==> inputs of ember <==
==> flow/design.v <==
module incline_sat(
    input [12:0] incline,
    output [9:0] incline_sat
);
assign incline_sat = (~incline[12] && |incline[12:9]) ? 10'h1FF : 
                    (incline[12] && ~(&incline[12:9])) ? 10'h200 : incline[9:0];
endmodule
module desiredDrive(
    input [11:0] avg_torque,
    input [4:0] cadence,
    input not_pedaling,
    input [12:0] incline,
    input [2:0] scale,
    output [11:0] target_curr
);
localparam TORQUE_MIN = 12'h380;
localparam TOO_SMALL = 5'h05;
logic [9:0] inc_sat;
incline_sat i1( .incline(incline), .incline_sat(inc_sat));
logic [10:0] incline_factor;
assign incline_factor = {inc_sat[9], inc_sat[9:0]} + 11'd256;
logic [8:0] incline_factor_limit;
assign incline_factor_limit = (incline_factor[10] == 1'b1) ? 9'h000 : (incline_factor[9]) ? 9'h1FF : incline_factor[8:0];
logic [5:0] cadence_factor;
assign cadence_factor = (|cadence[4:1]) ? ({1'b0, cadence} + 6'd32) : 6'h00;
logic [12:0]torque_off;
assign torque_off = {1'b0, avg_torque} - {1'b0, TORQUE_MIN};
logic [12:0] torque_pos;
assign torque_pos = (torque_off[12] == 1'b1) ? 12'h000 : torque_off[11:0];
logic [30:0]assist_prod;
assign assist_prod = not_pedaling ? 30'h00000000 : (torque_pos * incline_factor_limit * cadence_factor * scale);
assign target_curr = (|assist_prod[29:27]) ? 12'hFFF : assist_prod[26:15];
endmodule
module desiredDrive_reg(
    input clk, rst_n,
    input [11:0] avg_torque,
    input [4:0] cadence,
    input not_pedaling,
    input [12:0] incline,
    input [2:0] scale,
    output logic [11:0] target_curr
);
logic [11:0] avg_torque_r;
logic [4:0] cadence_r;
logic not_pedaling_r;
logic [12:0] incline_r;
logic [2:0] scale_r;
logic [11:0] target_curr_nxt;
always_ff @(posedge clk, negedge rst_n) begin
    if (!rst_n) begin
        avg_torque_r <= 12'h000;
        cadence_r <= 5'h00;
        not_pedaling_r <= 1'b0;
        incline_r <= 13'h0000;
        scale_r <= 3'h0;
    end
    else begin
        avg_torque_r <= avg_torque;
        cadence_r <= cadence;
        not_pedaling_r <= not_pedaling;
        incline_r <= incline;
        scale_r <= scale;
    end
end
desiredDrive iDD(.avg_torque(avg_torque_r), .cadence(cadence_r), .not_pedaling(not_pedaling_r),
                 .incline(incline_r), .scale(scale_r), .target_curr(target_curr_nxt));
always_ff @(posedge clk, negedge rst_n) begin
    if (!rst_n)
        target_curr <= 12'h000;
    else
        target_curr <= target_curr_nxt;
end
endmodule
==> flow/run.sh <==
#!/bin/bash
# the make line also repeats each setting of config.mk as NAME=value (left out here)
make -C /OpenROAD-flow-scripts/flow DESIGN_CONFIG=/design/flow/config.mk WORK_HOME=/design/flow/orfs CLKGATE_MAP_FILE= finish
==> flow/config.mk <==
export PLATFORM = sky130hd
export DESIGN_NAME = desiredDrive_reg
export DESIGN_NICKNAME = desiredDrive_reg
export VERILOG_FILES = /design/flow/design.v
export SDC_FILE = /design/flow/constraint.sdc
export NUM_CORES = 4
export LEC_CHECK = 0
export ABC_AREA = 1
export CAP_MARGIN = 15
export CORE_MARGIN = 8
export CORE_UTILIZATION = 39
export CTS_CLUSTER_DIAMETER = 198
export CTS_CLUSTER_SIZE = 43
export GPL_ROUTABILITY_DRIVEN = 0
export GPL_TIMING_DRIVEN = 1
export MAX_ROUTING_LAYER = met4
export PLACE_DENSITY_LB_ADDON = 0.21
export SETUP_SLACK_MARGIN = 2.67
export SLEW_MARGIN = 35
export TNS_END_PERCENT = 90
==> flow/constraint.sdc <==
create_clock -name core_clock -period 14.5 [get_ports {clk}]
set_input_delay 2.9000 -clock core_clock [delete_from_list [all_inputs] [get_ports {clk}]]
set_output_delay 2.9000 -clock core_clock [all_outputs]
set_load 0.01 [all_outputs]
==> inputs of indigo, as changes to ember <==
- ABC_AREA: 1 -> not set
- CAP_MARGIN: 15 -> 20
- CORE_MARGIN: 8 -> 2
- CORE_UTILIZATION: 39 -> 65
- CTS_CLUSTER_DIAMETER: 198 -> not set
- CTS_CLUSTER_SIZE: 43 -> not set
- GPL_ROUTABILITY_DRIVEN: 0 -> not set
- GPL_TIMING_DRIVEN: 1 -> not set
- MAX_ROUTING_LAYER: met4 -> not set
- PLACE_DENSITY_LB_ADDON: 0.21 -> not set
- SETUP_SLACK_MARGIN: 2.67 -> not set
- SLEW_MARGIN: 35 -> 20
- TNS_END_PERCENT: 90 -> not set
==> flow/constraint.sdc (replaced) <==
create_clock -name core_clock -period 16.3 [get_ports {clk}]
set_input_delay 3.2600 -clock core_clock [delete_from_list [all_inputs] [get_ports {clk}]]
set_output_delay 3.2600 -clock core_clock [all_outputs]
set_load 0.01 [all_outputs]
==> results <==
| quantity | indigo | ember |
|---|---|---|
| Setup ws final | 2.98 ns | 3.19 ns |
| Metal1 wirelength | 10700 um | 13000 um |
| Wire length of the first global-routing pass | 41800 um | 50300 um |
| Total standard cell area after synthesis | 11100 um^2 | 11200 um^2 |
| Tightest Pin Transition | 0.961 ns | 0.855 ns |
| Crit-path max cell delay | 0.56 ns | 0.57 ns |
| Period minus WS final | 13.32 ns | 11.31 ns |
| Number of nets produced by synthesis | 1643 | 1833 |
| Net count, final | 1665 | 1884 |
| Init Core Util | 66.7% | 39.3% |
| XOR/XNOR Fraction of Synth Area | 3.55% | 2.57% |
| Outcome | no timing/DRC/antenna violations | no timing/DRC/antenna violations |
| Synthesized instance count | 1324 | 1514 |
| Post-Synth AOI/OAI Area | 11.5% | 7.79% |
| Post-route insts no fill | 1567 | 1950 |
| Worst-skew pair later-pin latency | 0.32 ns | 0.30 ns |


==> inputs of branch harbor <==
RTL: the design.v shown in full above, as it stands there.
make LEC_CHECK=0 ABC_AREA=0 CAP_MARGIN=0 CORE_MARGIN=8 CORE_UTILIZATION=39 CTS_CLUSTER_DIAMETER=198 CTS_CLUSTER_SIZE=43 GPL_ROUTABILITY_DRIVEN=0 GPL_TIMING_DRIVEN=1 MAX_ROUTING_LAYER=met4 PLACE_DENSITY_LB_ADDON=0.21 SETUP_SLACK_MARGIN=2.67 SLEW_MARGIN=35 TNS_END_PERCENT=90 finish   # period 14.5 ns
run.sh (not shown) runs the stock make flow with config.mk's settings and CLKGATE_MAP_FILE=.
==> inputs of branch amber, as changes to branch harbor <==
==> flow/config.mk (replaced) <==
export PLATFORM = sky130hd
export DESIGN_NAME = desiredDrive_reg
export DESIGN_NICKNAME = desiredDrive_reg
export VERILOG_FILES = /design/flow/design.v
export SDC_FILE = /design/flow/constraint.sdc
export NUM_CORES = 4
export LEC_CHECK = 0
export CAP_MARGIN = 0
export CORE_MARGIN = 2
export CORE_UTILIZATION = 72
export PLACE_DENSITY = 0.38
export SLEW_MARGIN = 20
==> flow/constraint.sdc (replaced) <==
create_clock -name core_clock -period 11.2 [get_ports {clk}]
set_input_delay 2.2400 -clock core_clock [delete_from_list [all_inputs] [get_ports {clk}]]
set_output_delay 2.2400 -clock core_clock [all_outputs]
set_load 0.01 [all_outputs]
==> results <==
Branch amber completed, yet does not pass: setup timing. Branch harbor passed the timing, DRC and antenna checks. Count of clock-buffer cells in the layout: branch harbor is higher than branch amber (1). Final area: branch harbor is smaller than branch amber (about 2%). Area after synthesis is the same in branch amber and branch harbor. Against branch harbor, the register-to-register slack of branch amber is lower by 3700 ps. Against branch amber, the non-clock buffer count of branch harbor is lower by 94. Via count: branch amber is larger than branch harbor (15%). Setup slack: branch harbor is higher than branch amber (3700 ps). Of branch amber and branch harbor, branch harbor has the higher clock skew (gap 2.5 ps).


==> build 82: inputs <==
RTL: the design.v shown in full above, as it stands there.
Settings: LEC_CHECK=0, ABC_AREA=1, CAP_MARGIN=10, CELL_PAD_IN_SITES_GLOBAL_PLACEMENT=3, CORE_ASPECT_RATIO=1.76, CORE_MARGIN=2, CORE_UTILIZATION=40, CTS_CLUSTER_DIAMETER=31, GPL_ROUTABILITY_DRIVEN=1, HOLD_SLACK_MARGIN=0.19, PLACE_DENSITY=0.4, SETUP_SLACK_MARGIN=-1.13, SLEW_MARGIN=35, TNS_END_PERCENT=35; clock period 13.0 ns.
==> build 57 (differences from build 82) <==
Settings changed: ABC_AREA 1 to unset, CAP_MARGIN 10 to 20, CELL_PAD_IN_SITES_GLOBAL_PLACEMENT 3 to unset, CORE_ASPECT_RATIO 1.76 to 1.75, CTS_CLUSTER_DIAMETER 31 to unset, GPL_ROUTABILITY_DRIVEN 1 to unset, HOLD_SLACK_MARGIN 0.19 to unset, MAX_ROUTING_LAYER set to met4, PLACE_DENSITY 0.4 to unset, SETUP_SLACK_MARGIN -1.13 to unset, SLEW_MARGIN 35 to 20, TNS_END_PERCENT 35 to unset.
==> build 87 (differences from build 82) <==
Settings changed: ABC_AREA 1 to unset, CAP_MARGIN 10 to 20, CELL_PAD_IN_SITES_GLOBAL_PLACEMENT 3 to unset, CORE_ASPECT_RATIO 1.76 to unset, CORE_UTILIZATION 40 to 72, CTS_CLUSTER_DIAMETER 31 to unset, GPL_ROUTABILITY_DRIVEN 1 to unset, HOLD_SLACK_MARGIN 0.19 to unset, PLACE_DENSITY 0.4 to unset, PLACE_DENSITY_LB_ADDON set to 0.2, SETUP_SLACK_MARGIN -1.13 to unset, SLEW_MARGIN 35 to 20, TNS_END_PERCENT 35 to unset.
==> flow/constraint.sdc (replaced) <==
create_clock -name core_clock -period 11.4 [get_ports {clk}]
set_input_delay 2.2800 -clock core_clock [delete_from_list [all_inputs] [get_ports {clk}]]
set_output_delay 2.2800 -clock core_clock [all_outputs]
set_load 0.01 [all_outputs]
==> build 97 (differences from build 82) <==
Settings changed: ABC_AREA 1 to unset, CAP_MARGIN 10 to 20, CELL_PAD_IN_SITES_GLOBAL_PLACEMENT 3 to unset, CORE_ASPECT_RATIO 1.76 to 1.19, CORE_UTILIZATION 40 to 54, CTS_CLUSTER_DIAMETER 31 to unset, GPL_ROUTABILITY_DRIVEN 1 to unset, HOLD_SLACK_MARGIN 0.19 to 0.06, PLACE_DENSITY 0.4 to unset, SETUP_SLACK_MARGIN -1.13 to unset, SLEW_MARGIN 35 to 20, TNS_END_PERCENT 35 to unset.
==> results <==
The highest core utilization belongs to build 87, the lowest to build 82. Sequential share of layout area: build 87 < build 82 < build 57 < build 97. Design area, highest first: build 87, build 82, build 57, build 97. Via count: build 87 is higher than build 97 (23%). In build 97 the non-clock buffer count is higher than in build 57, by 1. Maximum frequency: build 82 < build 57 < build 97 < build 87. Build 87 finished but failed the layout checks on setup timing. Build 97 passed the timing, DRC and antenna checks. Build 82 finished but failed the layout checks on setup timing. Build 57 finished clean. Between build 87 and build 82, the lower critical path depth is in build 87 (gap 1). The highest clock skew belongs to build 87, the lowest to build 82.
